**design.v**
```verilog
module fsm(
input logic CLK_50M,
output logic [15:0] audiodata,
input logic [31:0] flash_mem_readdata,
input logic flash_mem_readdatavalid,
input logic reset,
input logic direction,
output logic [6:0] state,
input logic newclock1,
output flash_mem_read,
input logic idle,
output logic [15:0] out,
output [3:0] flash_mem_byteenable
);
parameter [6:0] start = 7'b000_0000;
parameter [6:0] read = 7'b010_0000;
parameter [6:0] waitread = 7'b110_1111;
parameter [6:0] play1 = 7'b101_1111;
parameter [6:0] play2 = 7'b111_1111;
always_ff @ (posedge CLK_50M, posedge reset)
	begin
	if (reset) begin
		state<=start;
		audiodata<=16'b0;
		end
	else 
		begin
		case(state)
		start: if(idle)begin
			state<=read;
			end
			else
			state<=start;
		read:begin
			state<=waitread;
			end
		waitread:begin
			if ( flash_mem_readdatavalid==1'b1) state<= play1;
			end	
		play1:
			begin 
			if (direction)
				begin
				if(newclock1) 
					begin
					state<=start;
					audiodata<= flash_mem_readdata [31:16];
					end
				else 
				audiodata<= flash_mem_readdata [31:16];
				end
			else
				begin 
				if(newclock1) 
					begin
					audiodata<= flash_mem_readdata [15:0];
					state<=play2;
					end
				else
				audiodata<= flash_mem_readdata [15:0];
				end
			end
		play2:
			begin 
			if (direction)
				begin
				if(newclock1) 
					begin
					state<=start;
					audiodata<= flash_mem_readdata [15:0];
					end
				else 
				audiodata<= flash_mem_readdata [15:0];
				end
			else
				begin
				if(newclock1) 
					begin
					state<=start;
					audiodata<= flash_mem_readdata [31:16];
					end
				else 
				audiodata<= flash_mem_readdata [31:16];
				end
			end
		default: state<=start;
		endcase
end 
		end 
assign flash_mem_read=~state[4];
assign flash_mem_byteenable={~state[3],~state[2],~state[1],~state[0]};
assign out =flash_mem_readdata[15:0];
endmodule 
module clockdiv (input logic [31:0] d,input logic [31:0] desiredfreq,input logic clk, input logic rst, output logic reset, output logic newclock);
always_ff @ (posedge clk, posedge rst)
begin
	if (rst)
		begin
		newclock<=1'b0;
		reset<=1'b0;
		end
	else if (d==((32'd25000000/(desiredfreq))-32'd1))
		begin
		newclock<=1'b1;
		reset<=1'b0;
		end
	else if (d>=((32'd50000000/(desiredfreq))-32'b1))
		begin
		newclock<=1'b0;
		reset<=1'b1;
		end
	else
		begin
		newclock<= newclock;
		reset<=1'b0;
		end
end
endmodule
module counter(input logic clk, input logic rst, input logic reset, output logic [31:0] Q);
always_ff @ (posedge clk, posedge rst)
begin 
	if (rst)
		Q<=32'b0;
	else if (reset)
		begin
		Q<=32'b1;
		end
	else
		Q<=Q+32'b1;
end
endmodule
module flipflop #(parameter width = 23)(input logic clk, input logic rst, input logic [width-1:0] d, output logic [width-1:0] q);
always_ff @(posedge clk, posedge rst)
if (rst) q<={width{1'b0}};
else q<=d;
endmodule
module keyboardaddr (input logic [22:0]  currentaddr,
	input logic D, E, B, F, R,
	output logic [1:0] state,
	input logic clk,
	input logic rst,
	input logic en,
output logic idle,
	output logic [22:0] nextaddr
	);
	parameter idleFW = 2'b00;
	parameter idleBW = 2'b01;
	parameter FW = 2'b10;
	parameter BW = 2'b11;
assign idle=state[1];	
	always_ff @ (posedge clk, posedge rst)
	begin
				if (rst) begin
					state<=idleFW;
					nextaddr<=23'b0;
				end
				else if (en)
					case(state)
					idleFW:	 
							if(R) begin		 
								state<=idleFW;
								nextaddr<=1'b0;
								end
							else if(B) begin  
								state<=idleBW;
								nextaddr<=currentaddr;	
								end
							else if(E) begin	 
								state<=FW;
								nextaddr<=currentaddr+1'b1;
								end
							else begin		 
								state<=idleFW;
								nextaddr<=currentaddr;
								end
					idleBW:
							if(R) begin		 
								state<=idleBW;
								nextaddr<=1'b0;
								end
							else if(F) begin		 
								state<=idleFW;
								nextaddr<=currentaddr;	
								end
							else if(B) begin		 
								state<=BW;
								nextaddr<=currentaddr+1'b1;
								end
							else begin		 
								state<=idleBW;
								nextaddr<=currentaddr;
								end
					FW:			
							if(currentaddr==32'h7ffff) begin
						nextaddr<=32'b0;
							end
							else if(R) begin		 
									state<=FW;
									nextaddr<=32'b0;
								end
								else if(B) begin		 
									state<=BW;
									nextaddr<=currentaddr-1'b1;	
								end
								else if(D) begin		 
									state<=idleFW;
									nextaddr<=currentaddr;
								end
								else begin		 
									state<=FW;
									nextaddr<=currentaddr+1'b1;						
								end
					BW:
			if(currentaddr==32'b0) begin
				nextaddr<=32'h7ffff;
				end
							else if(R) begin 
								state<=BW;
								nextaddr<=32'h7ffff;
								end
							else if(F) begin		 
								state<=FW;
								nextaddr<=currentaddr+1'b1;	
								end
							else if(D) begin		 
								state<=idleBW;
								nextaddr<=currentaddr;
								end
							else begin		 
								state<=BW;
								nextaddr<=currentaddr-1'b1;
								end
						default: state<= idleFW;
				endcase
			end
endmodule
module vDFF(clk, rst, en, in, out);
	input logic clk;
	input logic rst;
	input logic en;
	input logic [22:0] in;
	output logic [22:0] out;
	always_ff @(posedge clk, posedge rst)
		if (rst) out<=23'b0;
		else if (en) out<=in;
endmodule 
module keyboardint(kbd, D,E,B,F,R);
	input logic [7:0] kbd;
	output D,E,B,F,R;
parameter character_B =8'h42;
parameter character_D =8'h44;
parameter character_E =8'h45;
parameter character_F =8'h46;
parameter character_R =8'h52;
parameter character_lowercase_b= 8'h62;
parameter character_lowercase_d= 8'h64;
parameter character_lowercase_e= 8'h65;
parameter character_lowercase_f= 8'h66;
parameter character_lowercase_r= 8'h72;
		assign D = (character_D == kbd)| (character_lowercase_d == kbd);
		assign E = (character_E == kbd)| (character_lowercase_e == kbd);
		assign B = (character_B == kbd)| (character_lowercase_b == kbd);
		assign F = (character_F == kbd)| (character_lowercase_f == kbd);
		assign R = (character_R == kbd)| (character_lowercase_r == kbd);
endmodule
module keyintegration(clk,rst,addvalue,prevaddvalue,keys);
	input logic clk;
	input logic rst;
	input logic [2:0] keys;
	output logic [31:0] addvalue;
	input logic [31:0] prevaddvalue;
	always_ff @(posedge clk, posedge rst)begin
			if(rst) begin
				addvalue<=0;
			end
			else if(keys[2]) begin
				addvalue<=0;
			end
			else if(keys[1]) begin
				addvalue<=prevaddvalue+32'd1000;
			end
			else if(keys[0]) begin
				addvalue<=prevaddvalue-32'd1000;
			end
			else begin
				addvalue<=prevaddvalue;
			end
		end
endmodule
`default_nettype none
module ipod_player(
    input  logic        clk,
    input  logic        reset,
    input  logic [7:0]  kbd_ascii,
    input  logic        speed_up,
    input  logic        speed_down,
    input  logic        speed_reset,
    input  logic        direction,
    input  logic [31:0] flash_readdata,
    input  logic        flash_readdatavalid,
    output logic        flash_read,
    output logic [3:0]  flash_byteenable,
    output logic [22:0] flash_address,
    output logic [15:0] audio_data,
    output logic        sample_clk
);
logic D,B,E,F,R;
logic [1:0] state2;
logic idle;
logic [6:0] state;
logic [15:0] out;
logic [22:0] nextaddress;
logic [22:0] currentaddress;
logic newclock1;
logic newclock1_q;
logic addr_en;
logic [31:0] d1;
logic resetcounter1;
logic [31:0] prevaddvalue;
logic [31:0] addvalue;
logic edgeclock1;
keyintegration speedcontrol(.clk(clk),.rst(reset),.addvalue(addvalue),.prevaddvalue(prevaddvalue),.keys({speed_reset,speed_up,speed_down}));
flipflop #(32) addvalueff (.clk(clk), .rst(reset), .d(addvalue), .q(prevaddvalue));
clockdiv div1 (.d(d1),.desiredfreq(32'd22000+addvalue),.clk(clk),.rst(reset),.reset(resetcounter1),.newclock(newclock1));
counter counter1 (.clk(clk), .rst(reset), .reset(resetcounter1), .Q(d1));
always_ff @(posedge clk, posedge reset)
    if (reset) newclock1_q <= 1'b0;
    else       newclock1_q <= newclock1;
assign addr_en = newclock1 & ~newclock1_q;
keyboardaddr addressset (.currentaddr(currentaddress),.clk(clk),.rst(reset),.en(addr_en),.idle(idle),.state(state2),.D(D),.E(E),.B(B),.F(F),.R(R),.nextaddr(nextaddress));
keyboardint keyboardinput (.kbd(kbd_ascii), .D(D), .E(E), .B(B), .F(F), .R(R));
vDFF addrVDFF(.clk(clk),.rst(reset),.en(addr_en),.in(nextaddress),.out(currentaddress));
doublesync newclock_doublsync(.indata(newclock1), .outdata(edgeclock1), .clk(clk), .reset(reset));
fsm flash(
.CLK_50M(clk),
.direction(direction),
.audiodata(audio_data),
.flash_mem_readdata(flash_readdata),
.flash_mem_readdatavalid(flash_readdatavalid),
.reset(reset),
.state(state),
.out(out),
.idle(idle),
.newclock1(edgeclock1),
.flash_mem_byteenable(flash_byteenable),
.flash_mem_read(flash_read)
);
assign flash_address = currentaddress[22:0];
assign sample_clk = newclock1;
endmodule
module doublesync(input logic indata, input logic clk, input logic reset, output logic outdata);
logic reg1;
always_ff @(posedge clk, posedge reset)
    if (reset) begin
        reg1 <= 1'b0;
        outdata <= 1'b0;
    end else begin
        reg1 <= indata;
        outdata <= reg1;
    end
endmodule
`default_nettype wire
```
**run.sh**
```bash
#!/bin/bash
# the make line also repeats each setting of config.mk as NAME=value (left out here)
make -C /OpenROAD-flow-scripts/flow DESIGN_CONFIG=/design/flow/config.mk WORK_HOME=/design/flow/orfs CLKGATE_MAP_FILE= finish
```
**config.mk**
```make
export PLATFORM = sky130hd
export DESIGN_NAME = ipod_player
export DESIGN_NICKNAME = ipod_player
export VERILOG_FILES = /design/flow/design.v
export SDC_FILE = /design/flow/constraint.sdc
export NUM_CORES = 4
export LEC_CHECK = 0
export CAP_MARGIN = 20
export CORE_MARGIN = 2
export CORE_UTILIZATION = 70
export MAX_ROUTING_LAYER = met4
export SLEW_MARGIN = 20
```
**constraint.sdc**
```tcl
create_clock -name core_clock -period 71.6 [get_ports {clk}]
set_input_delay 14.3200 -clock core_clock [delete_from_list [all_inputs] [get_ports {clk}]]
set_output_delay 14.3200 -clock core_clock [all_outputs]
set_load 0.01 [all_outputs]
```
==> flow_summary.html, run 1 <==
<h3>Flow metrics</h3>
<table>
<tr><th>Metric</th><th>Value</th></tr>
<tr><th colspan="2">Outcome</th></tr>
<tr><td>Result of the run</td><td>did not finish</td></tr>
<tr><td>Stage where the flow stopped</td><td>5_1_grt</td></tr>
<tr><td>Log Error</td><td>[ERROR GRT-0232] Routing congestion too high. Check the congestion heatmap in the GUI.</td></tr>
<tr><th colspan="2">Clocking</th></tr>
<tr><td>Number of clock buffers inserted by TritonCTS</td><td>17</td></tr>
<tr><td>Maximum level of the CTS H-tree</td><td>4</td></tr>
<tr><td>Buffer cell driving the clock tree root</td><td>sky130_fd_sc_hd__clkbuf_16</td></tr>
<tr><td>Clock tree sinks</td><td>around 170</td></tr>
<tr><td>Deepest clock path buffer count</td><td>2</td></tr>
<tr><td>Hold-fix buffers at CTS</td><td>0</td></tr>
<tr><th colspan="2">Die</th></tr>
<tr><td>Overall die width</td><td>324 µm</td></tr>
<tr><td>Die area</td><td>around 100000 µm²</td></tr>
<tr><td>Site row count</td><td>117</td></tr>
<tr><td>Number of placed I/O pins</td><td>around 90</td></tr>
<tr><td>Core footprint</td><td>between 100000 and 150000 µm²</td></tr>
<tr><td>Pre-Place Util</td><td>roughly 70%</td></tr>
<tr><td>Die H</td><td>about 320 µm</td></tr>
<tr><th colspan="2">Synth</th></tr>
<tr><td>Top cells by area</td><td>sky130_fd_sc_hd__ha_1 18%, sky130_fd_sc_hd__xnor2_1 6.8%, sky130_fd_sc_hd__a21oi_1 6.6%</td></tr>
<tr><td>Dominant Register Cell</td><td>sky130_fd_sc_hd__dfrtp_1</td></tr>
<tr><td>Synth logic family</td><td>AND-OR/OR-AND gates</td></tr>
<tr><td>Count of cell types in the netlist</td><td>117</td></tr>
<tr><td>Post-synthesis net count</td><td>11600</td></tr>
<tr><td>Fraction of registers with async set/reset</td><td>around 100%</td></tr>
<tr><td>Ys flops</td><td>between 150 and 200</td></tr>
<tr><td>Fraction of post-synthesis cell area in the top cell type by area</td><td>between 10% and 20%</td></tr>
<tr><td>Cell count listed in synth_stat.txt</td><td>approximately 11000</td></tr>
<tr><td>Syn Std Cell Area</td><td>roughly 72000 µm²</td></tr>
<tr><td>Chip area line of the yosys report</td><td>71700 µm²</td></tr>
<tr><td>Library cell with the highest instance count after synthesis</td><td>sky130_fd_sc_hd__nor2_1</td></tr>
<tr><td>Post-synth mux share</td><td>3.01%</td></tr>
<tr><td>Xor/xnor share</td><td>between 10% and 20%</td></tr>
<tr><td>Cell type contributing the most total cell area after synthesis</td><td>sky130_fd_sc_hd__ha_1</td></tr>
<tr><td>Seq/Total Area, Yosys</td><td>5.97%</td></tr>
<tr><td>Mapped Avg Cell Area</td><td>6.81 µm²</td></tr>
<tr><td>Fraction of the mapped netlist area in compound gates</td><td>32.5%</td></tr>
<tr><td>Number of instances in the synthesized netlist</td><td>between 10000 and 15000</td></tr>
<tr><td>Simple share</td><td>between 20% and 30%</td></tr>
<tr><td>Most common library cells after synthesis</td><td>1198 x sky130_fd_sc_hd__nor2_1, 1099 x sky130_fd_sc_hd__nand2_1, 1011 x sky130_fd_sc_hd__ha_1</td></tr>
<tr><td>Number of enable flip-flop cells</td><td>0</td></tr>
<tr><td>Yosys warning tally</td><td>9</td></tr>
<tr><td>Area fraction in full adders, half adders and majority gates</td><td>between 15 and 20%</td></tr>
<tr><th colspan="2">Place</th></tr>
<tr><td>Final weighted congestion in routability-driven placement</td><td>roughly 1.2</td></tr>
<tr><td>Worst setup slack after placement</td><td>-3.52 ns</td></tr>
<tr><td>Port buffer count</td><td>about 90</td></tr>
<tr><td>Detailed-placement wirelength estimate</td><td>about 230000 µm</td></tr>
<tr><th colspan="2">Global route</th></tr>
<tr><td>Total congestion overflow</td><td>~340</td></tr>
<tr><td>Aggregate global-route resource usage</td><td>78.8%</td></tr>
</table>
what timing repair did:
| action | CTS |
|---|---|
| cloned | 2 |
| setup endpoints to repair | 2 |
| gates resized | 213 |
| pin swaps | 53 |
| hold endpoints to repair | 0 |
| setup buffers | 37 |
stage by stage:
stage	setup TNS (ns)	util, %	hold WS [ns]	instance area [µm²]	std cells
4_1_cts	0	84.9	0.422	86400	13100
3_5_place_dp	-7.02	83.1	0.399	84500	13000
3_3_place_gp	-3.33	83.0	0.389	84500	13000
2_1_floorplan	0	-	0.349	72600	10500
layer usage:
| layer | overflow | track usage (%) |
|---|---|---|
| met4 | 125 | 74.0 |
| met5 | - | - |
| met2 | 176 | 93.9 |
| met3 | 24 | 61.9 |
| met1 | 19 | 78.7 |
==> inputs of run 2 (changes only) <==
- ABC_AREA: default -> 1
- CORE_UTILIZATION: 70 -> 57
- HOLD_SLACK_MARGIN: default -> -0.09
- SETUP_SLACK_MARGIN: default -> -2.0
- TNS_END_PERCENT: default -> 5
- clock period: 71.6 -> 68.9 ns (I/O delays scaled with it)
==> run 2 against run 1 <==
The layout now fails its checks (negative setup slack). Die size up 16%. Synthesized cell count up 7.8%. Area after synthesis down 5.2%.
==> flow_summary.html, run 2 <==
<p>Metrics extracted from the flow reports.</p>
<table>
<tr><th>Metric</th><th>Value</th></tr>
<tr><th colspan="2">Global route</th></tr>
<tr><td>Pin count of the biggest net entering global routing</td><td>97</td></tr>
<tr><td>Aggregate global-route resource usage</td><td>a little under half</td></tr>
<tr><td>Vias in the first global route</td><td>roughly 91000</td></tr>
<tr><td>Number of antenna violations at the first check in global routing</td><td>11</td></tr>
<tr><td>Global-route wire length before repair</td><td>442000 µm</td></tr>
<tr><td>Total congestion overflow</td><td>0</td></tr>
<tr><th colspan="2">Synth</th></tr>
<tr><td>Area fraction in full adders, half adders and majority gates</td><td>18.6% (+0.96 points)</td></tr>
<tr><td>Ys flops</td><td>171 (unchanged)</td></tr>
<tr><td>Post-synth mux share</td><td>0.105% (-2.9 points)</td></tr>
<tr><td>Mapped Avg Cell Area</td><td>5.99 µm² (-12%)</td></tr>
<tr><td>Cell count listed in synth_stat.txt</td><td>11300 (+7.8%)</td></tr>
<tr><td>Fraction of post-synthesis cell area in the top cell type by area</td><td>18.6% (+0.96 points)</td></tr>
<tr><td>Simple share</td><td>32.3% (+6.3 points)</td></tr>
<tr><td>Yosys warning tally</td><td>9 (unchanged)</td></tr>
<tr><td>Count of cell types in the netlist</td><td>91 (-22%)</td></tr>
<tr><td>Fraction of registers with async set/reset</td><td>100% (unchanged)</td></tr>
<tr><td>Chip area line of the yosys report</td><td>68000 µm² (-5.2%)</td></tr>
<tr><td>Fraction of the mapped netlist area in compound gates</td><td>21.4% (-11 points)</td></tr>
<tr><td>Synth logic family</td><td>simple AND/OR/NAND/NOR gates</td></tr>
<tr><td>Top cells by area</td><td>sky130_fd_sc_hd__ha_1 19%, sky130_fd_sc_hd__nand2_1 15%, sky130_fd_sc_hd__a21oi_1 8.2%</td></tr>
<tr><td>Number of instances in the synthesized netlist</td><td>11300 (+7.8%)</td></tr>
<tr><td>Cell type contributing the most total cell area after synthesis</td><td>sky130_fd_sc_hd__ha_1</td></tr>
<tr><td>Post-synthesis net count</td><td>12400 (+7.0%)</td></tr>
<tr><td>Number of enable flip-flop cells</td><td>0 (unchanged)</td></tr>
<tr><td>Most common library cells after synthesis</td><td>2761 x sky130_fd_sc_hd__nand2_1, 1317 x sky130_fd_sc_hd__inv_1, 1113 x sky130_fd_sc_hd__a21oi_1</td></tr>
<tr><td>Dominant Register Cell</td><td>sky130_fd_sc_hd__dfrtp_1</td></tr>
<tr><td>Syn Std Cell Area</td><td>68000 µm² (-5.2%)</td></tr>
<tr><td>Seq/Total Area, Yosys</td><td>6.29% (+0.33 points)</td></tr>
<tr><td>Library cell with the highest instance count after synthesis</td><td>sky130_fd_sc_hd__nand2_1</td></tr>
<tr><td>Xor/xnor share</td><td>11.1% (+0.37 points)</td></tr>
<tr><th colspan="2">Outcome</th></tr>
<tr><td>Failed Checks</td><td>negative setup slack</td></tr>
<tr><td>Result of the run</td><td>finished with violations</td></tr>
<tr><th colspan="2">Drt</th></tr>
<tr><td>Via density per instance</td><td>between 5 and 6</td></tr>
<tr><td>Mean routed wirelength per cell</td><td>19.1 µm</td></tr>
<tr><td>Detailed-routing iteration count for the pre-antenna-repair pass</td><td>9</td></tr>
<tr><td>Iteration-0 DRC count of the detailed router</td><td>roughly 11000</td></tr>
<tr><td>Antenna violation net count after detailed routing</td><td>0</td></tr>
<tr><td>DRC violation count after routing</td><td>0</td></tr>
<tr><td>Number of vias in the routed layout</td><td>just under 100k</td></tr>
<tr><td>Final WL</td><td>318000 µm</td></tr>
<tr><th colspan="2">Timing</th></tr>
<tr><td>Final-layout setup total negative slack</td><td>-12.33 ns</td></tr>
<tr><td>F_max</td><td>13.3 MHz</td></tr>
<tr><td>Actual slew at the worst max-slew pin</td><td>~1.1 ns</td></tr>
<tr><td>Setup repair after global routing missed its margin</td><td>yes</td></tr>
<tr><td>Setup Viol. Count Final</td><td>2</td></tr>
<tr><td>Hold Vio Cnt, Final</td><td>0</td></tr>
<tr><td>Post-layout period usage</td><td>109%</td></tr>
<tr><td>Max transition margin</td><td>25.4%</td></tr>
<tr><td>Max Slew Vio Count</td><td>0</td></tr>
<tr><td>Final critical path time including I/O delays and setup</td><td>75.10 ns</td></tr>
<tr><td>Setup slack of the critical path after layout</td><td>-6.20 ns</td></tr>
<tr><td>Worst clock skew on the final layout</td><td>~0.022 ns</td></tr>
<tr><th colspan="2">Place</th></tr>
<tr><td>Instance area after placement</td><td>96500 µm² (+14%)</td></tr>
<tr><td>Final weighted congestion in routability-driven placement</td><td>1.04 (-13%)</td></tr>
<tr><td>Detailed-placement wirelength estimate</td><td>221000 µm (-2.1%)</td></tr>
<tr><td>Dpl cells</td><td>16300 (+25%)</td></tr>
<tr><td>Port buffer count</td><td>90 (unchanged)</td></tr>
<tr><th colspan="2">Critical path</th></tr>
<tr><td>Type of the setup path with the least slack</td><td>flop to flop</td></tr>
<tr><td>R2r endpoint</td><td>div1.newclock</td></tr>
<tr><td>Data arrival at the endpoint of the critical path</td><td>about 76 ns</td></tr>
<tr><td>Crit path launch type</td><td>flop</td></tr>
<tr><td>Register-to-register path setup slack</td><td>-6.20 ns</td></tr>
<tr><td>Capture point of the worst path</td><td>div1.newclock</td></tr>
<tr><td>CP max-delay cell</td><td>sky130_fd_sc_hd__o21ai_1</td></tr>
<tr><td>Crit Reg-Reg Startpoint</td><td>speedcontrol.addvalue[4]</td></tr>
<tr><td>Worst Path Required</td><td>between 60 and 70 ns</td></tr>
<tr><td>CP peak stage delay</td><td>around 0.55 ns</td></tr>
<tr><td>Sort of element at the end of the critical path</td><td>flop</td></tr>
<tr><td>Critical Path Source</td><td>speedcontrol.addvalue[4]</td></tr>
<tr><td>Worst path top cell family by delay</td><td>simple AND/OR/NAND/NOR gates</td></tr>
<tr><td>Crit Path Max Fanout</td><td>14</td></tr>
<tr><td>Depth of the worst register-to-register path</td><td>between 500 and 600</td></tr>
<tr><td>Most frequent cell on the critical path</td><td>sky130_fd_sc_hd__nand2_1</td></tr>
<tr><td>Number of buffer and inverter stages on the critical path</td><td>between 100 and 150</td></tr>
<tr><td>Count of cell instances traversed by the critical path</td><td>roughly 560</td></tr>
<tr><th colspan="2">Clocking</th></tr>
<tr><td>Clock tree sinks</td><td>171 (unchanged)</td></tr>
<tr><td>CTS tree</td><td>yes</td></tr>
<tr><td>Deepest clock path buffer count</td><td>2 (unchanged)</td></tr>
<tr><td>Clock transition at the registers of the reported paths</td><td>about 0.090 ns</td></tr>
<tr><td>Buffer cell driving the clock tree root</td><td>sky130_fd_sc_hd__clkbuf_16</td></tr>
<tr><td>Number of clock buffers inserted by TritonCTS</td><td>17 (unchanged)</td></tr>
<tr><td>Maximum level of the CTS H-tree</td><td>4 (unchanged)</td></tr>
<tr><td>Clock latency on the worst-skew pair</td><td>~0.50 ns</td></tr>
<tr><th colspan="2">Hold path</th></tr>
<tr><td>Hold worst-path end</td><td>addvalueff.q[2]</td></tr>
<tr><td>Hold path start</td><td>speedcontrol.addvalue[2]</td></tr>
<tr><td>Instance count along the most critical hold path</td><td>0</td></tr>
<tr><td>Class of the tightest hold or removal check</td><td>flop to flop</td></tr>
<tr><th colspan="2">Die</th></tr>
<tr><td>Number of placed I/O pins</td><td>92 (unchanged)</td></tr>
<tr><td>Core footprint</td><td>118000 µm² (+16%)</td></tr>
<tr><td>Pre-Place Util</td><td>57.5% (-13 points)</td></tr>
<tr><td>Die H</td><td>349 µm (+7.8%)</td></tr>
<tr><td>Die area</td><td>122000 µm² (+16%)</td></tr>
<tr><td>Overall die width</td><td>349 µm (+7.8%)</td></tr>
<tr><td>Site row count</td><td>126 (+7.7%)</td></tr>
<tr><th colspan="2">Finish</th></tr>
<tr><td>Total number of nets in the final design</td><td>16100</td></tr>
<tr><td>Synthesis-to-layout area growth</td><td>53.3%</td></tr>
<tr><td>Design Area, Final</td><td>between 100000 and 150000 µm²</td></tr>
<tr><td>Non-filler instance count after layout</td><td>~17000</td></tr>
<tr><th colspan="2">Run</th></tr>
<tr><td>Total of max-cap violations</td><td>0</td></tr>
<tr><td>Tally of OpenROAD warnings</td><td>34</td></tr>
</table>
==> run 2: layer usage <==
layer  vias up  global-route usage, %  part of all wire (%)  wire length (µm)
li1      45400                      -                     -                 -
met1     45200                   51.1                    36            114000
met2      6289                   74.8                    44            139000
met3      2566                   7.67                    11             35700
met4         0                   28.2                   9.3             29600
met5         -                      -                     0                 0
==> run 2: area by class of cell <==
cell class                      instances  area (µm²)
Multi-Input combinational cell       9525       61500
Timing Repair inverter                  1        5.00
Fill cell                            6576       14000
Sequential cell                       171        4290
Inverter                             1379        5280
Timing Repair Buffer                 3984       30600
Antenna cell                           16        40.0
Clock buffer                           17         425
Tap cell                             1536        1920
Clock inverter                         15         151
==> run 2: through the flow <==
step                      hold WS (ns)  setup slack (ns)  utilization (%)
after floorplan                  0.354             -1.98                -
after global placement           0.404             -5.09             81.6
after detailed placement         0.395             -7.16             81.6
after CTS                        0.425             -3.15             83.3
after global routing             0.438             -9.96             88.1
final                            0.424             -6.20             88.1
==> run 2: timing repair <==
action	CTS	global route
pin swaps	83	523
endpoints found under the setup margin	2	2
hold endpoints to repair	0	0
buffers inserted	93	218
gates resized	226	904
cloned	4	5
hold buffers	0	0
==> inputs of run 3 (changes only) <==
- ABC_AREA: 1 -> default
- HOLD_SLACK_MARGIN: -0.09 -> default
- MAX_ROUTING_LAYER: met4 -> default
- SETUP_SLACK_MARGIN: -2.0 -> default
- TNS_END_PERCENT: 5 -> default
- clock period: 68.9 -> 87.0 ns (I/O delays scaled with it)
==> run 3 against run 2 <==
The run now finishes clean. Global-route usage down 0.096 points. Maximum frequency down 9.6%. Cell area fell by 15%. First-iteration DRC count shrank 12%. Synthesized cell count fell by 7.2%. Clock skew down 0.0041 ns. Via count fell by 9.0%. Register-to-register slack improved by 10 ns. Routed wire length down 4.6%. Utilization fell by 17 points.
==> flow_summary.html, run 3 <==
<p>Metrics extracted from the flow reports.</p>
<table>
<tr><th>Metric</th><th>Value</th></tr>
<tr><th colspan="2">Critical path</th></tr>
<tr><td>Critical Path Source</td><td>speedcontrol.addvalue[5]</td></tr>
<tr><td>Worst path top cell family by delay</td><td>AND-OR/OR-AND gates</td></tr>
<tr><td>Type of the setup path with the least slack</td><td>flop to flop</td></tr>
<tr><td>Crit Reg-Reg Startpoint</td><td>speedcontrol.addvalue[5]</td></tr>
<tr><td>Most frequent cell on the critical path</td><td>sky130_fd_sc_hd__buf_4</td></tr>
<tr><td>Data arrival at the endpoint of the critical path</td><td>83.48 ns (+7.95 ns)</td></tr>
<tr><td>Sort of element at the end of the critical path</td><td>flop</td></tr>
<tr><td>Count of cell instances traversed by the critical path</td><td>344 (-39%)</td></tr>
<tr><td>CP max-delay cell</td><td>sky130_fd_sc_hd__nor2_1</td></tr>
<tr><td>Worst Path Required</td><td>87.36 ns (+18.03 ns)</td></tr>
<tr><td>Depth of the worst register-to-register path</td><td>344 (-39%)</td></tr>
<tr><td>Register-to-register path setup slack</td><td>3.88 ns (+10.08 ns)</td></tr>
<tr><td>Capture point of the worst path</td><td>div1.reset</td></tr>
<tr><td>R2r endpoint</td><td>div1.reset</td></tr>
<tr><td>CP peak stage delay</td><td>0.61 ns (+0.06 ns)</td></tr>
<tr><td>Crit Path Max Fanout</td><td>34 (+20)</td></tr>
<tr><td>Number of buffer and inverter stages on the critical path</td><td>52 (-49%)</td></tr>
<tr><td>Crit path launch type</td><td>flop</td></tr>
<tr><th colspan="2">Drt</th></tr>
<tr><td>Detailed-routing iteration count for the pre-antenna-repair pass</td><td>9 (unchanged)</td></tr>
<tr><td>Iteration-0 DRC count of the detailed router</td><td>9745 (-12%)</td></tr>
<tr><td>DRC violation count after routing</td><td>0 (unchanged)</td></tr>
<tr><td>Mean routed wirelength per cell</td><td>22.1 µm (+15%)</td></tr>
<tr><td>Via density per instance</td><td>6.58 (+10%)</td></tr>
<tr><td>Number of vias in the routed layout</td><td>90500 (-9.0%)</td></tr>
<tr><td>Final WL</td><td>304000 µm (-4.6%)</td></tr>
<tr><td>Antenna violation net count after detailed routing</td><td>0 (unchanged)</td></tr>
<tr><th colspan="2">Clocking</th></tr>
<tr><td>Number of clock buffers inserted by TritonCTS</td><td>17 (unchanged)</td></tr>
<tr><td>CTS tree</td><td>yes</td></tr>
<tr><td>Deepest clock path buffer count</td><td>2 (unchanged)</td></tr>
<tr><td>Clock tree sinks</td><td>171 (unchanged)</td></tr>
<tr><td>Buffer cell driving the clock tree root</td><td>sky130_fd_sc_hd__clkbuf_16</td></tr>
<tr><td>Clock transition at the registers of the reported paths</td><td>0.08 ns (about the same)</td></tr>
<tr><td>Maximum level of the CTS H-tree</td><td>4 (unchanged)</td></tr>
<tr><td>Clock latency on the worst-skew pair</td><td>0.50 ns (about the same)</td></tr>
<tr><th colspan="2">Timing</th></tr>
<tr><td>Hold WS</td><td>0.435 ns (+0.0109 ns)</td></tr>
<tr><td>Worst clock skew on the final layout</td><td>0.0176 ns (-0.00409 ns)</td></tr>
<tr><td>F_max</td><td>12.0 MHz (-9.6%)</td></tr>
<tr><td>Actual slew at the worst max-slew pin</td><td>1.27 ns (+0.157 ns)</td></tr>
<tr><td>Max Slew Vio Count</td><td>0 (unchanged)</td></tr>
<tr><td>Final critical path time including I/O delays and setup</td><td>83.12 ns (+8.02 ns)</td></tr>
<tr><td>Post-layout period usage</td><td>95.5% (-13 points)</td></tr>
<tr><td>Hold Vio Cnt, Final</td><td>0 (unchanged)</td></tr>
<tr><td>Max transition margin</td><td>14.9% (-10 points)</td></tr>
<tr><td>Setup Viol. Count Final</td><td>0 (-2)</td></tr>
<tr><td>Setup slack of the critical path after layout</td><td>3.88 ns (+10.08 ns)</td></tr>
<tr><th colspan="2">Synth</th></tr>
<tr><td>Number of instances in the synthesized netlist</td><td>10500 (-7.2%)</td></tr>
<tr><td>Cell count listed in synth_stat.txt</td><td>10500 (-7.2%)</td></tr>
<tr><td>Seq/Total Area, Yosys</td><td>5.97% (-0.33 points)</td></tr>
<tr><td>Fraction of post-synthesis cell area in the top cell type by area</td><td>17.6% (-0.96 points)</td></tr>
<tr><td>Syn Std Cell Area</td><td>71700 µm² (+5.5%)</td></tr>
<tr><td>Fraction of registers with async set/reset</td><td>100% (unchanged)</td></tr>
<tr><td>Cell type contributing the most total cell area after synthesis</td><td>sky130_fd_sc_hd__ha_1</td></tr>
<tr><td>Synth logic family</td><td>AND-OR/OR-AND gates</td></tr>
<tr><td>Mapped Avg Cell Area</td><td>6.81 µm² (+14%)</td></tr>
<tr><td>Post-synth mux share</td><td>3.01% (+2.9 points)</td></tr>
<tr><td>Ys flops</td><td>171 (unchanged)</td></tr>
<tr><td>Xor/xnor share</td><td>10.8% (-0.37 points)</td></tr>
<tr><td>Yosys warning tally</td><td>9 (unchanged)</td></tr>
<tr><td>Chip area line of the yosys report</td><td>71700 µm² (+5.5%)</td></tr>
<tr><td>Library cell with the highest instance count after synthesis</td><td>sky130_fd_sc_hd__nor2_1</td></tr>
<tr><td>Area fraction in full adders, half adders and majority gates</td><td>17.6% (-0.96 points)</td></tr>
<tr><td>Dominant Register Cell</td><td>sky130_fd_sc_hd__dfrtp_1</td></tr>
<tr><td>Post-synthesis net count</td><td>11600 (-6.6%)</td></tr>
<tr><td>Top cells by area</td><td>sky130_fd_sc_hd__ha_1 18%, sky130_fd_sc_hd__xnor2_1 6.8%, sky130_fd_sc_hd__a21oi_1 6.6%</td></tr>
<tr><td>Number of enable flip-flop cells</td><td>0 (unchanged)</td></tr>
<tr><td>Most common library cells after synthesis</td><td>1198 x sky130_fd_sc_hd__nor2_1, 1099 x sky130_fd_sc_hd__nand2_1, 1011 x sky130_fd_sc_hd__ha_1</td></tr>
<tr><td>Simple share</td><td>26.0% (-6.3 points)</td></tr>
<tr><td>Fraction of the mapped netlist area in compound gates</td><td>32.5% (+11 points)</td></tr>
<tr><td>Count of cell types in the netlist</td><td>117 (+29%)</td></tr>
<tr><th colspan="2">Place</th></tr>
<tr><td>Port buffer count</td><td>90 (unchanged)</td></tr>
<tr><td>Dpl cells</td><td>13700 (-16%)</td></tr>
<tr><td>Instance area after placement</td><td>87400 µm² (-9.4%)</td></tr>
<tr><td>Detailed-placement wirelength estimate</td><td>240000 µm (+8.5%)</td></tr>
<tr><td>Worst setup slack after placement</td><td>1.10 ns (+8.26 ns)</td></tr>
<tr><td>Final weighted congestion in routability-driven placement</td><td>1.07 (+3.2%)</td></tr>
<tr><th colspan="2">Hold path</th></tr>
<tr><td>Class of the tightest hold or removal check</td><td>flop to flop</td></tr>
<tr><td>Hold worst-path end</td><td>newclock_doublsync.outdata</td></tr>
<tr><td>Hold path start</td><td>newclock1_q</td></tr>
<tr><td>Instance count along the most critical hold path</td><td>0 (unchanged)</td></tr>
<tr><th colspan="2">Finish</th></tr>
<tr><td>Non-filler instance count after layout</td><td>13800 (-17%)</td></tr>
<tr><td>Design Area, Final</td><td>88600 µm² (-15%)</td></tr>
<tr><td>Synthesis-to-layout area growth</td><td>23.6%</td></tr>
<tr><td>Total number of nets in the final design</td><td>13100 (-19%)</td></tr>
<tr><th colspan="2">Die</th></tr>
<tr><td>Overall die width</td><td>359 µm (+2.7%)</td></tr>
<tr><td>Die H</td><td>359 µm (+2.7%)</td></tr>
<tr><td>Die area</td><td>129000 µm² (+5.4%)</td></tr>
<tr><td>Core footprint</td><td>125000 µm² (+5.9%)</td></tr>
<tr><td>Number of placed I/O pins</td><td>92 (unchanged)</td></tr>
<tr><td>Site row count</td><td>130 (+3.2%)</td></tr>
<tr><td>Pre-Place Util</td><td>57.2% (-0.26 points)</td></tr>
<tr><th colspan="2">Global route</th></tr>
<tr><td>Aggregate global-route resource usage</td><td>45.3% (-0.096 points)</td></tr>
<tr><td>Vias in the first global route</td><td>85400 (-6.0%)</td></tr>
<tr><td>Pin count of the biggest net entering global routing</td><td>95 (-2.1%)</td></tr>
<tr><td>Global-route wire length before repair</td><td>464000 µm (+4.9%)</td></tr>
<tr><td>Number of antenna violations at the first check in global routing</td><td>5 (-6)</td></tr>
<tr><td>Total congestion overflow</td><td>0 (unchanged)</td></tr>
<tr><th colspan="2">Outcome</th></tr>
<tr><td>Result of the run</td><td>timing/DRC/antenna clean</td></tr>
<tr><th colspan="2">Run</th></tr>
<tr><td>Total of max-cap violations</td><td>0 (unchanged)</td></tr>
<tr><td>Tally of OpenROAD warnings</td><td>32 (-5.9%)</td></tr>
</table>
## run 3: stage by stage
| stage | utilization (%) | setup TNS (ns) |
|---|---|---|
| finish | 70.7 | 0 |
| global route | 70.7 | -0.188 |
| CTS | 70.3 | 0 |
| detailed placement | 69.8 | 0 |
| global placement | 69.8 | 0 |
| floorplan | - | 0 |
## run 3: timing repair
| item | in CTS | in global routing |
|---|---|---|
| endpoints found under the setup margin | 0 | 2 |
| gates resized | 0 | 93 |
| setup buffers | 0 | 13 |
| hold buffers | 0 | 0 |
## run 3: routing by layer
metal / up-vias / share of wire, % / global-route usage (%)
met5: - / 0.014 / 0
met4: 6 / 8.6 / 32.8
met3: 1564 / 10 / 8.93
met2: 4890 / 43 / 72.7
met1: 41800 / 38 / 53.8
li1: 42200 / - / -
## run 3: cell type report
cell class | count | area (µm²)
multi-input cells | 9604 | 65300
fillers | 10800 | 36700
repair buffers | 1934 | 15000
flip-flops and latches | 171 | 4290
well taps | 1650 | 2060
inverters | 359 | 1360
clock buffers | 17 | 425
clock inverters | 15 | 170
diodes | 9 | 22.5
==> inputs of run 4 (changes only) <==
- CAP_MARGIN: 20 -> 0
- CORE_UTILIZATION: 57 -> 65
- MAX_ROUTING_LAYER: default -> met4
- clock period: 87.0 -> 63.6 ns (I/O delays scaled with it)
==> run 4 against run 3 <==
The flow now stops in 4_1_cts. Synthesized cell count stayed put. Die size fell by 12%. Area after synthesis unchanged.
==> flow_summary.html, run 4 <==
<h3>Flow metrics</h3>
<table>
<tr><th>Metric</th><th>Value</th></tr>
<tr><th colspan="2">Outcome</th></tr>
<tr><td>Result of the run</td><td>did not finish</td></tr>
<tr><td>Stage where the flow stopped</td><td>4_1_cts</td></tr>
<tr><td>Log Error</td><td>[ERROR DPL-0038] Utilization greater than 100%, impossible to legalize</td></tr>
<tr><th colspan="2">Synth</th></tr>
<tr><td>Xor/xnor share</td><td>10.8% (unchanged)</td></tr>
<tr><td>Seq/Total Area, Yosys</td><td>5.97% (unchanged)</td></tr>
<tr><td>Mapped Avg Cell Area</td><td>6.81 µm² (unchanged)</td></tr>
<tr><td>Post-synth mux share</td><td>3.01% (unchanged)</td></tr>
<tr><td>Dominant Register Cell</td><td>sky130_fd_sc_hd__dfrtp_1</td></tr>
<tr><td>Synth logic family</td><td>AND-OR/OR-AND gates</td></tr>
<tr><td>Number of instances in the synthesized netlist</td><td>10500 (unchanged)</td></tr>
<tr><td>Fraction of the mapped netlist area in compound gates</td><td>32.5% (unchanged)</td></tr>
<tr><td>Library cell with the highest instance count after synthesis</td><td>sky130_fd_sc_hd__nor2_1</td></tr>
<tr><td>Ys flops</td><td>171 (unchanged)</td></tr>
<tr><td>Simple share</td><td>26.0% (unchanged)</td></tr>
<tr><td>Top cells by area</td><td>sky130_fd_sc_hd__ha_1 18%, sky130_fd_sc_hd__xnor2_1 6.8%, sky130_fd_sc_hd__a21oi_1 6.6%</td></tr>
<tr><td>Fraction of post-synthesis cell area in the top cell type by area</td><td>17.6% (unchanged)</td></tr>
<tr><td>Yosys warning tally</td><td>9 (unchanged)</td></tr>
<tr><td>Most common library cells after synthesis</td><td>1198 x sky130_fd_sc_hd__nor2_1, 1099 x sky130_fd_sc_hd__nand2_1, 1011 x sky130_fd_sc_hd__ha_1</td></tr>
<tr><td>Number of enable flip-flop cells</td><td>0 (unchanged)</td></tr>
<tr><td>Chip area line of the yosys report</td><td>71700 µm² (unchanged)</td></tr>
<tr><td>Cell count listed in synth_stat.txt</td><td>10500 (unchanged)</td></tr>
<tr><td>Post-synthesis net count</td><td>11600 (unchanged)</td></tr>
<tr><td>Count of cell types in the netlist</td><td>117 (unchanged)</td></tr>
<tr><td>Area fraction in full adders, half adders and majority gates</td><td>17.6% (unchanged)</td></tr>
<tr><td>Cell type contributing the most total cell area after synthesis</td><td>sky130_fd_sc_hd__ha_1</td></tr>
<tr><td>Syn Std Cell Area</td><td>71700 µm² (unchanged)</td></tr>
<tr><td>Fraction of registers with async set/reset</td><td>100% (unchanged)</td></tr>
<tr><th colspan="2">Die</th></tr>
<tr><td>Overall die width</td><td>336 µm (-6.3%)</td></tr>
<tr><td>Site row count</td><td>121 (-6.9%)</td></tr>
<tr><td>Pre-Place Util</td><td>65.7% (+8.4 points)</td></tr>
<tr><td>Core footprint</td><td>109000 µm² (-13%)</td></tr>
<tr><td>Die H</td><td>336 µm (-6.3%)</td></tr>
<tr><td>Die area</td><td>113000 µm² (-12%)</td></tr>
<tr><td>Number of placed I/O pins</td><td>92 (unchanged)</td></tr>
<tr><th colspan="2">Place</th></tr>
<tr><td>Dpl cells</td><td>15800 (+15%)</td></tr>
<tr><td>Detailed-placement wirelength estimate</td><td>328000 µm (+37%)</td></tr>
<tr><td>Worst setup slack after placement</td><td>-10.23 ns (-11.33 ns)</td></tr>
<tr><td>Port buffer count</td><td>90 (unchanged)</td></tr>
<tr><td>Final weighted congestion in routability-driven placement</td><td>1.17 (+9.7%)</td></tr>
<tr><td>Instance area after placement</td><td>106000 µm² (+21%)</td></tr>
</table>
## run 4: per-stage QoR
step,setup TNS [ns],util (%)
detailed placement,-20.44,96.8
global placement,-11.23,96.8
floorplan,-9.29,-
==> inputs of run 5 (changes only) <==
- ABC_AREA: default -> 1
- CAP_MARGIN: 0 -> 20
- CELL_PAD_IN_SITES_GLOBAL_PLACEMENT: default -> 0
- CORE_ASPECT_RATIO: default -> 1.01
- CORE_UTILIZATION: 65 -> 58
- CTS_CLUSTER_DIAMETER: default -> 302
- GPL_ROUTABILITY_DRIVEN: default -> 1
- SETUP_SLACK_MARGIN: default -> -2.0
- clock period: 63.6 -> 54.9 ns (I/O delays scaled with it)
==> run 5 against run 4 <==
The run fails in 5_1_grt. Synthesized cell count increased by 7.8%. Area after synthesis decreased by 5.2%. Die size increased by 6.2%.
==> flow_summary.html, run 5 <==
<h3>Flow metrics</h3>
<table>
<tr><th>Metric</th><th>Value</th></tr>
<tr><th colspan="2">Clocking</th></tr>
<tr><td>Maximum level of the CTS H-tree</td><td>4</td></tr>
<tr><td>Number of clock buffers inserted by TritonCTS</td><td>17</td></tr>
<tr><td>Clock tree sinks</td><td>171</td></tr>
<tr><td>Deepest clock path buffer count</td><td>2</td></tr>
<tr><td>Hold-fix buffers at CTS</td><td>0</td></tr>
<tr><td>Buffer cell driving the clock tree root</td><td>sky130_fd_sc_hd__clkbuf_16</td></tr>
<tr><th colspan="2">Synth</th></tr>
<tr><td>Yosys warning tally</td><td>9 (unchanged)</td></tr>
<tr><td>Ys flops</td><td>171 (unchanged)</td></tr>
<tr><td>Fraction of the mapped netlist area in compound gates</td><td>21.4% (-11 points)</td></tr>
<tr><td>Area fraction in full adders, half adders and majority gates</td><td>18.6% (+0.96 points)</td></tr>
<tr><td>Fraction of registers with async set/reset</td><td>100% (unchanged)</td></tr>
<tr><td>Cell type contributing the most total cell area after synthesis</td><td>sky130_fd_sc_hd__ha_1</td></tr>
<tr><td>Seq/Total Area, Yosys</td><td>6.29% (+0.33 points)</td></tr>
<tr><td>Most common library cells after synthesis</td><td>2761 x sky130_fd_sc_hd__nand2_1, 1317 x sky130_fd_sc_hd__inv_1, 1113 x sky130_fd_sc_hd__a21oi_1</td></tr>
<tr><td>Post-synthesis net count</td><td>12400 (+7.0%)</td></tr>
<tr><td>Top cells by area</td><td>sky130_fd_sc_hd__ha_1 19%, sky130_fd_sc_hd__nand2_1 15%, sky130_fd_sc_hd__a21oi_1 8.2%</td></tr>
<tr><td>Chip area line of the yosys report</td><td>68000 µm² (-5.2%)</td></tr>
<tr><td>Synth logic family</td><td>simple AND/OR/NAND/NOR gates</td></tr>
<tr><td>Number of enable flip-flop cells</td><td>0 (unchanged)</td></tr>
<tr><td>Mapped Avg Cell Area</td><td>5.99 µm² (-12%)</td></tr>
<tr><td>Simple share</td><td>32.3% (+6.3 points)</td></tr>
<tr><td>Cell count listed in synth_stat.txt</td><td>11300 (+7.8%)</td></tr>
<tr><td>Count of cell types in the netlist</td><td>91 (-22%)</td></tr>
<tr><td>Library cell with the highest instance count after synthesis</td><td>sky130_fd_sc_hd__nand2_1</td></tr>
<tr><td>Fraction of post-synthesis cell area in the top cell type by area</td><td>18.6% (+0.96 points)</td></tr>
<tr><td>Post-synth mux share</td><td>0.105% (-2.9 points)</td></tr>
<tr><td>Dominant Register Cell</td><td>sky130_fd_sc_hd__dfrtp_1</td></tr>
<tr><td>Xor/xnor share</td><td>11.1% (+0.37 points)</td></tr>
<tr><td>Syn Std Cell Area</td><td>68000 µm² (-5.2%)</td></tr>
<tr><td>Number of instances in the synthesized netlist</td><td>11300 (+7.8%)</td></tr>
<tr><th colspan="2">Place</th></tr>
<tr><td>Port buffer count</td><td>90 (unchanged)</td></tr>
<tr><td>Final weighted congestion in routability-driven placement</td><td>1.09 (-7.4%)</td></tr>
<tr><td>Dpl cells</td><td>16400 (+3.8%)</td></tr>
<tr><td>Detailed-placement wirelength estimate</td><td>226000 µm (-31%)</td></tr>
<tr><td>Worst setup slack after placement</td><td>-19.97 ns (-9.73 ns)</td></tr>
<tr><th colspan="2">Global route</th></tr>
<tr><td>Aggregate global-route resource usage</td><td>between 70% and 80%</td></tr>
<tr><td>Total congestion overflow</td><td>19</td></tr>
<tr><th colspan="2">Outcome</th></tr>
<tr><td>Log Error</td><td>[ERROR GRT-0232] Routing congestion too high. Check the congestion heatmap in the GUI.</td></tr>
<tr><td>Stage where the flow stopped</td><td>5_1_grt</td></tr>
<tr><td>Result of the run</td><td>did not finish</td></tr>
<tr><th colspan="2">Die</th></tr>
<tr><td>Core footprint</td><td>117000 µm² (+6.7%)</td></tr>
<tr><td>Site row count</td><td>126 (+4.1%)</td></tr>
<tr><td>Die area</td><td>120000 µm² (+6.2%)</td></tr>
<tr><td>Overall die width</td><td>345 µm (+2.5%)</td></tr>
<tr><td>Number of placed I/O pins</td><td>92 (unchanged)</td></tr>
<tr><td>Pre-Place Util</td><td>58.3% (-7.3 points)</td></tr>
<tr><td>Die H</td><td>348 µm (+3.6%)</td></tr>
</table>
[run 5: routing by layer]
metal  GRT overflow  track usage [%]
met2             10             88.0
met3              0             51.4
met5              -                -
met4              5             61.1
met1              4             72.6
[run 5: timing repair]
item / 4_1_cts
setup buffers: 298
pin swaps: 246
gates resized: 365
cloned: 7
setup endpoints to repair: 2
[run 5: stage by stage]
stage	instance area (µm²)	hold slack (ns)	TNS, ns
floorplan	69300	0.354	-26.99
global placement	97900	0.403	-34.97
detailed placement	97900	0.406	-39.89
CTS	102000	0.423	-29.43
==> inputs of run 6 (changes only) <==
- ABC_AREA: 1 -> default
- CELL_PAD_IN_SITES_GLOBAL_PLACEMENT: 0 -> 1
- CORE_UTILIZATION: 58 -> 63
- clock period: 54.9 -> 64.1 ns (I/O delays scaled with it)
==> run 6 against run 5 <==
The run again fails in 5_1_grt. Area after synthesis is 5.5% higher. Synthesized cell count decreased by 7.2%. Die size is 2.9% lower.
==> flow_summary.html, run 6 <==
<h3>Flow metrics</h3>
<table>
<tr><th>Metric</th><th>Value</th></tr>
<tr><th colspan="2">Outcome</th></tr>
<tr><td>Stage where the flow stopped</td><td>5_1_grt</td></tr>
<tr><td>Result of the run</td><td>did not finish</td></tr>
<tr><td>Log Error</td><td>[ERROR GRT-0116] Global routing finished with congestion. Check the congestion regions in the DRC Viewer.</td></tr>
<tr><th colspan="2">Synth</th></tr>
<tr><td>Synth logic family</td><td>AND-OR/OR-AND gates</td></tr>
<tr><td>Chip area line of the yosys report</td><td>71700 µm² (+5.5%)</td></tr>
<tr><td>Ys flops</td><td>171 (unchanged)</td></tr>
<tr><td>Fraction of the mapped netlist area in compound gates</td><td>32.5% (+11 points)</td></tr>
<tr><td>Area fraction in full adders, half adders and majority gates</td><td>17.6% (-0.96 points)</td></tr>
<tr><td>Top cells by area</td><td>sky130_fd_sc_hd__ha_1 18%, sky130_fd_sc_hd__xnor2_1 6.8%, sky130_fd_sc_hd__a21oi_1 6.6%</td></tr>
<tr><td>Mapped Avg Cell Area</td><td>6.81 µm² (+14%)</td></tr>
<tr><td>Xor/xnor share</td><td>10.8% (-0.37 points)</td></tr>
<tr><td>Number of instances in the synthesized netlist</td><td>10500 (-7.2%)</td></tr>
<tr><td>Fraction of registers with async set/reset</td><td>100% (unchanged)</td></tr>
<tr><td>Syn Std Cell Area</td><td>71700 µm² (+5.5%)</td></tr>
<tr><td>Cell count listed in synth_stat.txt</td><td>10500 (-7.2%)</td></tr>
<tr><td>Cell type contributing the most total cell area after synthesis</td><td>sky130_fd_sc_hd__ha_1</td></tr>
<tr><td>Dominant Register Cell</td><td>sky130_fd_sc_hd__dfrtp_1</td></tr>
<tr><td>Post-synthesis net count</td><td>11600 (-6.6%)</td></tr>
<tr><td>Library cell with the highest instance count after synthesis</td><td>sky130_fd_sc_hd__nor2_1</td></tr>
<tr><td>Seq/Total Area, Yosys</td><td>5.97% (-0.33 points)</td></tr>
<tr><td>Post-synth mux share</td><td>3.01% (+2.9 points)</td></tr>
<tr><td>Fraction of post-synthesis cell area in the top cell type by area</td><td>17.6% (-0.96 points)</td></tr>
<tr><td>Number of enable flip-flop cells</td><td>0 (unchanged)</td></tr>
<tr><td>Yosys warning tally</td><td>9 (unchanged)</td></tr>
<tr><td>Count of cell types in the netlist</td><td>117 (+29%)</td></tr>
<tr><td>Simple share</td><td>26.0% (-6.3 points)</td></tr>
<tr><td>Most common library cells after synthesis</td><td>1198 x sky130_fd_sc_hd__nor2_1, 1099 x sky130_fd_sc_hd__nand2_1, 1011 x sky130_fd_sc_hd__ha_1</td></tr>
<tr><th colspan="2">Clocking</th></tr>
<tr><td>Hold-fix buffers at CTS</td><td>0 (unchanged)</td></tr>
<tr><td>Number of clock buffers inserted by TritonCTS</td><td>17 (unchanged)</td></tr>
<tr><td>Buffer cell driving the clock tree root</td><td>sky130_fd_sc_hd__clkbuf_16</td></tr>
<tr><td>Maximum level of the CTS H-tree</td><td>4 (unchanged)</td></tr>
<tr><td>Deepest clock path buffer count</td><td>2 (unchanged)</td></tr>
<tr><td>Clock tree sinks</td><td>171 (unchanged)</td></tr>
<tr><th colspan="2">Die</th></tr>
<tr><td>Overall die width</td><td>340 µm (-1.5%)</td></tr>
<tr><td>Number of placed I/O pins</td><td>92 (unchanged)</td></tr>
<tr><td>Pre-Place Util</td><td>63.4% (+5.0 points)</td></tr>
<tr><td>Core footprint</td><td>113000 µm² (-2.9%)</td></tr>
<tr><td>Die H</td><td>343 µm (-1.5%)</td></tr>
<tr><td>Site row count</td><td>124 (-1.6%)</td></tr>
<tr><td>Die area</td><td>116000 µm² (-2.9%)</td></tr>
<tr><th colspan="2">Place</th></tr>
<tr><td>Final weighted congestion in routability-driven placement</td><td>1.15 (+5.8%)</td></tr>
<tr><td>Port buffer count</td><td>90 (unchanged)</td></tr>
<tr><td>Dpl cells</td><td>15800 (-3.6%)</td></tr>
<tr><td>Detailed-placement wirelength estimate</td><td>305000 µm (+35%)</td></tr>
<tr><th colspan="2">Global route</th></tr>
<tr><td>Total congestion overflow</td><td>6834</td></tr>
<tr><td>Aggregate global-route resource usage</td><td>102%</td></tr>
</table>
run 6: metal layers:
layer,overflow,global-route usage [%]
met5,-,-
met4,1315,106
met3,351,90.9
met2,4708,119
met1,460,94.1
run 6: per-stage QoR:
step | instance area, µm² | hold slack [ns] | setup slack (ns) | util [%] | TNS, ns
3_5_place_dp | 105000 | 0.404 | -9.60 | 93.2 | -19.18
3_3_place_gp | 105000 | 0.392 | -5.19 | 93.2 | -10.37
2_1_floorplan | 74400 | 0.349 | -4.15 | - | -8.29
4_1_cts | 109000 | 0.421 | -6.11 | 96.1 | -12.22
run 6: what timing repair did:
item,in CTS
buffers inserted,132
pin swaps,148
setup endpoints to repair,2
gates cloned,3
resized,354
==> inputs of run 7 (changes only) <==
- CELL_PAD_IN_SITES_GLOBAL_PLACEMENT: 1 -> default
- CORE_ASPECT_RATIO: 1.01 -> default
- CORE_UTILIZATION: 63 -> 66
- CTS_CLUSTER_DIAMETER: 302 -> default
- GPL_ROUTABILITY_DRIVEN: 1 -> default
- MAX_ROUTING_LAYER: met4 -> default
- SETUP_SLACK_MARGIN: -2.0 -> 5
- clock period: 64.1 -> 61.8 ns (I/O delays scaled with it)
==> run 7 against run 6 <==
Synthesized cell count unchanged. Die size down 4.5%. Area after synthesis unchanged. The run fails in 3_5_place_dp.
==> flow_summary.html, run 7 <==
<h3>Flow metrics</h3>
<table>
<tr><th>Metric</th><th>Value</th></tr>
<tr><th colspan="2">Outcome</th></tr>
<tr><td>Stage where the flow stopped</td><td>3_5_place_dp</td></tr>
<tr><td>Result of the run</td><td>did not finish</td></tr>
<tr><td>Log Error</td><td>[ERROR DPL-0033] detailed placement checks failed during check placement.</td></tr>
<tr><th colspan="2">Synth</th></tr>
<tr><td>Post-synth mux share</td><td>3.01% (unchanged)</td></tr>
<tr><td>Ys flops</td><td>171 (unchanged)</td></tr>
<tr><td>Fraction of registers with async set/reset</td><td>100% (unchanged)</td></tr>
<tr><td>Chip area line of the yosys report</td><td>71700 µm² (unchanged)</td></tr>
<tr><td>Synth logic family</td><td>AND-OR/OR-AND gates</td></tr>
<tr><td>Syn Std Cell Area</td><td>71700 µm² (unchanged)</td></tr>
<tr><td>Number of instances in the synthesized netlist</td><td>10500 (unchanged)</td></tr>
<tr><td>Fraction of the mapped netlist area in compound gates</td><td>32.5% (unchanged)</td></tr>
<tr><td>Fraction of post-synthesis cell area in the top cell type by area</td><td>17.6% (unchanged)</td></tr>
<tr><td>Cell type contributing the most total cell area after synthesis</td><td>sky130_fd_sc_hd__ha_1</td></tr>
<tr><td>Seq/Total Area, Yosys</td><td>5.97% (unchanged)</td></tr>
<tr><td>Top cells by area</td><td>sky130_fd_sc_hd__ha_1 18%, sky130_fd_sc_hd__xnor2_1 6.8%, sky130_fd_sc_hd__a21oi_1 6.6%</td></tr>
<tr><td>Count of cell types in the netlist</td><td>117 (unchanged)</td></tr>
<tr><td>Most common library cells after synthesis</td><td>1198 x sky130_fd_sc_hd__nor2_1, 1099 x sky130_fd_sc_hd__nand2_1, 1011 x sky130_fd_sc_hd__ha_1</td></tr>
<tr><td>Library cell with the highest instance count after synthesis</td><td>sky130_fd_sc_hd__nor2_1</td></tr>
<tr><td>Dominant Register Cell</td><td>sky130_fd_sc_hd__dfrtp_1</td></tr>
<tr><td>Number of enable flip-flop cells</td><td>0 (unchanged)</td></tr>
<tr><td>Cell count listed in synth_stat.txt</td><td>10500 (unchanged)</td></tr>
<tr><td>Yosys warning tally</td><td>9 (unchanged)</td></tr>
<tr><td>Post-synthesis net count</td><td>11600 (unchanged)</td></tr>
<tr><td>Mapped Avg Cell Area</td><td>6.81 µm² (unchanged)</td></tr>
<tr><td>Area fraction in full adders, half adders and majority gates</td><td>17.6% (unchanged)</td></tr>
<tr><td>Simple share</td><td>26.0% (unchanged)</td></tr>
<tr><td>Xor/xnor share</td><td>10.8% (unchanged)</td></tr>
<tr><th colspan="2">Die</th></tr>
<tr><td>Overall die width</td><td>334 µm (-1.8%)</td></tr>
<tr><td>Site row count</td><td>120 (-3.2%)</td></tr>
<tr><td>Pre-Place Util</td><td>66.8% (+3.4 points)</td></tr>
<tr><td>Die area</td><td>111000 µm² (-4.5%)</td></tr>
<tr><td>Die H</td><td>334 µm (-2.8%)</td></tr>
<tr><td>Core footprint</td><td>107000 µm² (-5.1%)</td></tr>
<tr><td>Number of placed I/O pins</td><td>92 (unchanged)</td></tr>
<tr><th colspan="2">Place</th></tr>
<tr><td>Final weighted congestion in routability-driven placement</td><td>1.17 (+2.2%)</td></tr>
<tr><td>Port buffer count</td><td>90 (unchanged)</td></tr>
</table>
[run 7: stage by stage]
stage	setup WS, ns	std cells
after global placement	-7.68	15600
after floorplan	-6.45	10500
==> inputs of run 8 (changes only) <==
- ABC_AREA: default -> 1
- CORE_ASPECT_RATIO: default -> 0.92
- CORE_UTILIZATION: 66 -> 72
- CTS_CLUSTER_DIAMETER: default -> 197
- CTS_CLUSTER_SIZE: default -> 98
- PLACE_DENSITY: default -> 0.39
- TNS_END_PERCENT: default -> 20
- clock period: 61.8 -> 73.3 ns (I/O delays scaled with it)
==> run 8 against run 7 <==
Area after synthesis down 5.2%. The flow stops in 5_1_grt. Die size down 13%. Synthesized cell count up 7.8%.
==> flow_summary.html, run 8 <==
<h3>Flow metrics</h3>
<table>
<tr><th>Metric</th><th>Value</th></tr>
<tr><th colspan="2">Clocking</th></tr>
<tr><td>Number of clock buffers inserted by TritonCTS</td><td>17</td></tr>
<tr><td>Deepest clock path buffer count</td><td>2</td></tr>
<tr><td>Hold-fix buffers at CTS</td><td>0</td></tr>
<tr><td>Clock tree sinks</td><td>171</td></tr>
<tr><td>Buffer cell driving the clock tree root</td><td>sky130_fd_sc_hd__clkbuf_16</td></tr>
<tr><td>Maximum level of the CTS H-tree</td><td>4</td></tr>
<tr><th colspan="2">Synth</th></tr>
<tr><td>Area fraction in full adders, half adders and majority gates</td><td>18.6% (+0.96 points)</td></tr>
<tr><td>Dominant Register Cell</td><td>sky130_fd_sc_hd__dfrtp_1</td></tr>
<tr><td>Yosys warning tally</td><td>9 (unchanged)</td></tr>
<tr><td>Most common library cells after synthesis</td><td>2761 x sky130_fd_sc_hd__nand2_1, 1317 x sky130_fd_sc_hd__inv_1, 1113 x sky130_fd_sc_hd__a21oi_1</td></tr>
<tr><td>Mapped Avg Cell Area</td><td>5.99 µm² (-12%)</td></tr>
<tr><td>Number of instances in the synthesized netlist</td><td>11300 (+7.8%)</td></tr>
<tr><td>Number of enable flip-flop cells</td><td>0 (unchanged)</td></tr>
<tr><td>Cell type contributing the most total cell area after synthesis</td><td>sky130_fd_sc_hd__ha_1</td></tr>
<tr><td>Seq/Total Area, Yosys</td><td>6.29% (+0.33 points)</td></tr>
<tr><td>Xor/xnor share</td><td>11.1% (+0.37 points)</td></tr>
<tr><td>Fraction of the mapped netlist area in compound gates</td><td>21.4% (-11 points)</td></tr>
<tr><td>Count of cell types in the netlist</td><td>91 (-22%)</td></tr>
<tr><td>Syn Std Cell Area</td><td>68000 µm² (-5.2%)</td></tr>
<tr><td>Simple share</td><td>32.3% (+6.3 points)</td></tr>
<tr><td>Ys flops</td><td>171 (unchanged)</td></tr>
<tr><td>Post-synthesis net count</td><td>12400 (+7.0%)</td></tr>
<tr><td>Top cells by area</td><td>sky130_fd_sc_hd__ha_1 19%, sky130_fd_sc_hd__nand2_1 15%, sky130_fd_sc_hd__a21oi_1 8.2%</td></tr>
<tr><td>Chip area line of the yosys report</td><td>68000 µm² (-5.2%)</td></tr>
<tr><td>Synth logic family</td><td>simple AND/OR/NAND/NOR gates</td></tr>
<tr><td>Cell count listed in synth_stat.txt</td><td>11300 (+7.8%)</td></tr>
<tr><td>Post-synth mux share</td><td>0.105% (-2.9 points)</td></tr>
<tr><td>Library cell with the highest instance count after synthesis</td><td>sky130_fd_sc_hd__nand2_1</td></tr>
<tr><td>Fraction of post-synthesis cell area in the top cell type by area</td><td>18.6% (+0.96 points)</td></tr>
<tr><td>Fraction of registers with async set/reset</td><td>100% (unchanged)</td></tr>
<tr><th colspan="2">Die</th></tr>
<tr><td>Pre-Place Util</td><td>72.4% (+5.6 points)</td></tr>
<tr><td>Die area</td><td>96900 µm² (-13%)</td></tr>
<tr><td>Overall die width</td><td>324 µm (-2.8%)</td></tr>
<tr><td>Number of placed I/O pins</td><td>92 (unchanged)</td></tr>
<tr><td>Die H</td><td>299 µm (-10%)</td></tr>
<tr><td>Core footprint</td><td>93900 µm² (-13%)</td></tr>
<tr><td>Site row count</td><td>108 (-10%)</td></tr>
<tr><th colspan="2">Place</th></tr>
<tr><td>Detailed-placement wirelength estimate</td><td>around 180000 µm</td></tr>
<tr><td>Final weighted congestion in routability-driven placement</td><td>1.06 (-9.5%)</td></tr>
<tr><td>Port buffer count</td><td>90 (unchanged)</td></tr>
<tr><th colspan="2">Outcome</th></tr>
<tr><td>Result of the run</td><td>did not finish</td></tr>
<tr><td>Stage where the flow stopped</td><td>5_1_grt</td></tr>
</table>
==> run 8: stage by stage <==
step | instances | hold WS (ns) | setup WS (ns) | cell area [µm²] | utilization (%)
2_1_floorplan | 11300 | 0.354 | 4.12 | 68700 | -
3_3_place_gp | 12900 | 0.392 | -1.60 | 73300 | 78.1
3_5_place_dp | 12900 | 0.391 | -3.42 | 73300 | 78.1
4_1_cts | 13300 | 0.412 | 2.53 | 78600 | 83.7
==> run 8: what timing repair did <==
| action | in CTS |
|---|---|
| setup endpoints to repair | 2 |
| cloned | 16 |
| gates resized | 492 |
| setup buffers | 311 |
| pin swaps | 290 |
